==> umber <==
// gioco
module gioco(
	i_ani_stb,														 
	i_clk,															 
	i_rst,															 
	i_animate,														 
	i_dx, 															 
	i_sx,																 
	i_start,															 
	o_x1_pal, o_x2_pal,											 
	o_y1_pal, o_y2_pal,
	o_x1_nav, o_x2_nav,											 
	o_y1_nav, o_y2_nav,
	bri1,bri2,bri3,bri4,bri5,bri6,bri7,bri8,bri9,bri10, 
	ok, ko,															 
	ff_life															 
);
input i_ani_stb, i_clk, i_rst, i_animate, i_dx, i_sx, i_start;
output [9:0] o_x1_pal, o_x2_pal, o_y1_pal, o_y2_pal, o_x1_nav, o_x2_nav, o_y1_nav, o_y2_nav;
output reg bri1,bri2,bri3,bri4,bri5,bri6,bri7,bri8,bri9,bri10;
output reg ok,ko;												
output [1:0] ff_life;
wire ff_bri1, ff_bri2, ff_bri3, ff_bri4,ff_bri5, ff_bri6, ff_bri7, ff_bri8,ff_bri9, ff_bri10;
wire [9:0] ff_x_nav,ff_y_nav,ff_x_pal,ff_y_pal;	
wire ff_x_dirpal,ff_y_dirpal;							
wire [3:0] ff_brick;
wire [1:0] ff_red1,ff_red2,ff_red3,ff_red4;
wire [1:0] ff_blue5,ff_blue6,ff_blue7;
parameter H_SIZE_BRI = 10'd 32;					 
parameter L_SIZE_BRI = 10'd 10; 					 
  ...
Settings: LEC_CHECK=0, CAP_MARGIN=20, CORE_ASPECT_RATIO=1.36, CORE_MARGIN=5, CORE_UTILIZATION=64, HOLD_SLACK_MARGIN=0.26, PLACE_DENSITY=0.37, SLEW_MARGIN=20; clock period 24.0 ns.
run.sh (not shown) runs the stock make flow with config.mk's settings and CLKGATE_MAP_FILE=.
==> inputs of zinc, as changes to umber <==
CORE_ASPECT_RATIO = default   (was 1.36)
CORE_MARGIN = 2   (was 5)
CORE_UTILIZATION = 72   (was 64)
CTS_CLUSTER_DIAMETER = 366   (was default)
HOLD_SLACK_MARGIN = default   (was 0.26)
PLACE_DENSITY = 0.42   (was 0.37)
TNS_END_PERCENT = 10   (was default)
==> flow/constraint.sdc (replaced) <==
create_clock -name core_clock -period 13.0 [get_ports {i_clk}]
set_input_delay 2.6000 -clock core_clock [delete_from_list [all_inputs] [get_ports {i_clk}]]
set_output_delay 2.6000 -clock core_clock [all_outputs]
set_load 0.01 [all_outputs]
==> qor summary <==
metric                                                                        umber                       zinc
Cell total after placement                                                     2309                       2644
Fraction of the mapped netlist area in simple logic gates                    31.00%                     31.00%
Result of the run                                                    finished clean  aborted with a tool error
Last stage reached                                                                -       clock tree synthesis
Most used standard cell by instance count after synthesis  sky130_fd_sc_hd__nand2_1   sky130_fd_sc_hd__nand2_1
Cells after Synth                                                              2002                       2002
Count of different cell masters after synthesis                                 107                        107
Die Span X                                                                 136.1 µm                   142.6 µm
Adder-cell share of the synthesized area                                     10.23%                     10.23%
Post-DP Area                                                            0.01496 mm²                0.01818 mm²
Routability cong.                                                             1.124                      1.302
Floorplan Core Area                                                     0.02118 mm²                0.01877 mm²
Area of the die                                                         0.02470 mm²                0.02035 mm²
Pre-CTS worst setup slack                                                  3.360 ns                  -4.480 ns
Dpl hpwl                                                                   42190 µm                   54260 µm
Site row count                                                                   62                         50
Core Util at FP                                                              65.35%                     73.74%
Sequential cell area fraction in the yosys report                            11.14%                     11.14%
Cell taking the most area after synthesis                  sky130_fd_sc_hd__dfxtp_1   sky130_fd_sc_hd__dfxtp_1
DIE HEIGHT                                                                 181.5 µm                   142.6 µm
Xor+xnor area frac                                                           11.90%                     11.90%

========
==> inputs of garnet <==
Starting RTL as in the previous note.
==> flow/config.mk <==
export PLATFORM = sky130hd
export DESIGN_NAME = gioco
export DESIGN_NICKNAME = gioco
export VERILOG_FILES = /design/flow/design.v
export SDC_FILE = /design/flow/constraint.sdc
export NUM_CORES = 4
export LEC_CHECK = 0
export ABC_AREA = 1
export CAP_MARGIN = 35
export CORE_MARGIN = 10
export CORE_UTILIZATION = 50
export CTS_CLUSTER_DIAMETER = 177
export CTS_CLUSTER_SIZE = 92
export MIN_ROUTING_LAYER = met1
export PLACE_DENSITY_LB_ADDON = 0.16
export SLEW_MARGIN = 20
export TNS_END_PERCENT = 20
==> flow/constraint.sdc <==
create_clock -name core_clock -period 15.2 [get_ports {i_clk}]
set_input_delay 3.0400 -clock core_clock [delete_from_list [all_inputs] [get_ports {i_clk}]]
set_output_delay 3.0400 -clock core_clock [all_outputs]
set_load 0.01 [all_outputs]
==> delta (differences from garnet) <==
Settings changed: CORE_MARGIN 10 to 2, CORE_UTILIZATION 50 to 72, CTS_CLUSTER_DIAMETER 177 to 228, CTS_CLUSTER_SIZE 92 to 73, PLACE_DENSITY_LB_ADDON 0.16 to not set, TNS_END_PERCENT 20 to not set.
==> flow/constraint.sdc (replaced) <==
create_clock -name core_clock -period 16.5 [get_ports {i_clk}]
set_input_delay 3.3000 -clock core_clock [delete_from_list [all_inputs] [get_ports {i_clk}]]
set_output_delay 3.3000 -clock core_clock [all_outputs]
set_load 0.01 [all_outputs]
==> Changelog: implementation <==
### Implementation results

- Met2 Use GR: 0.481
- Setup Crit Path Kind: flip-flop to flip-flop
- Top sig layer: met4
- Crit-path max cell delay: 400 ps
- Final setup margin: -653 ps
- Final setup fails: 2
- Height of the die: approximately 190 um
- Outcome: finished with violations
- SO Faults: setup timing
- Hold Worst Slack: 477 ps
- Lkg Pwr: 9.61 nW
- Tool warnings: 39
# the run above: garnet

==> Changelog: implementation <==
## Implementation

- Stopped at: global routing
- Top-area cell share: 0.156
- Met2 Use GR: 0.894
- Post-DP HPWL: 41900 um
- Cell count after placement: 3115
- Outcome: aborted with a tool error
- Area leader, netlist: nand2_1
- Height of the die: 147 um
- Gr busiest metal: met2
- Stop err: [ERROR GRT-0232] Routing congestion too high. Check the congestion heatmap in the GUI.
- Pre-CTS setup slack: -1460 ps
- Synth top cell by count: nand2_1
- Clock sink total: roughly 77
- Adder-Cell Fraction of Synth Area: 0.0956
# the run above: delta

Power figures rest on the tool's default switching activity, not on a simulated workload.
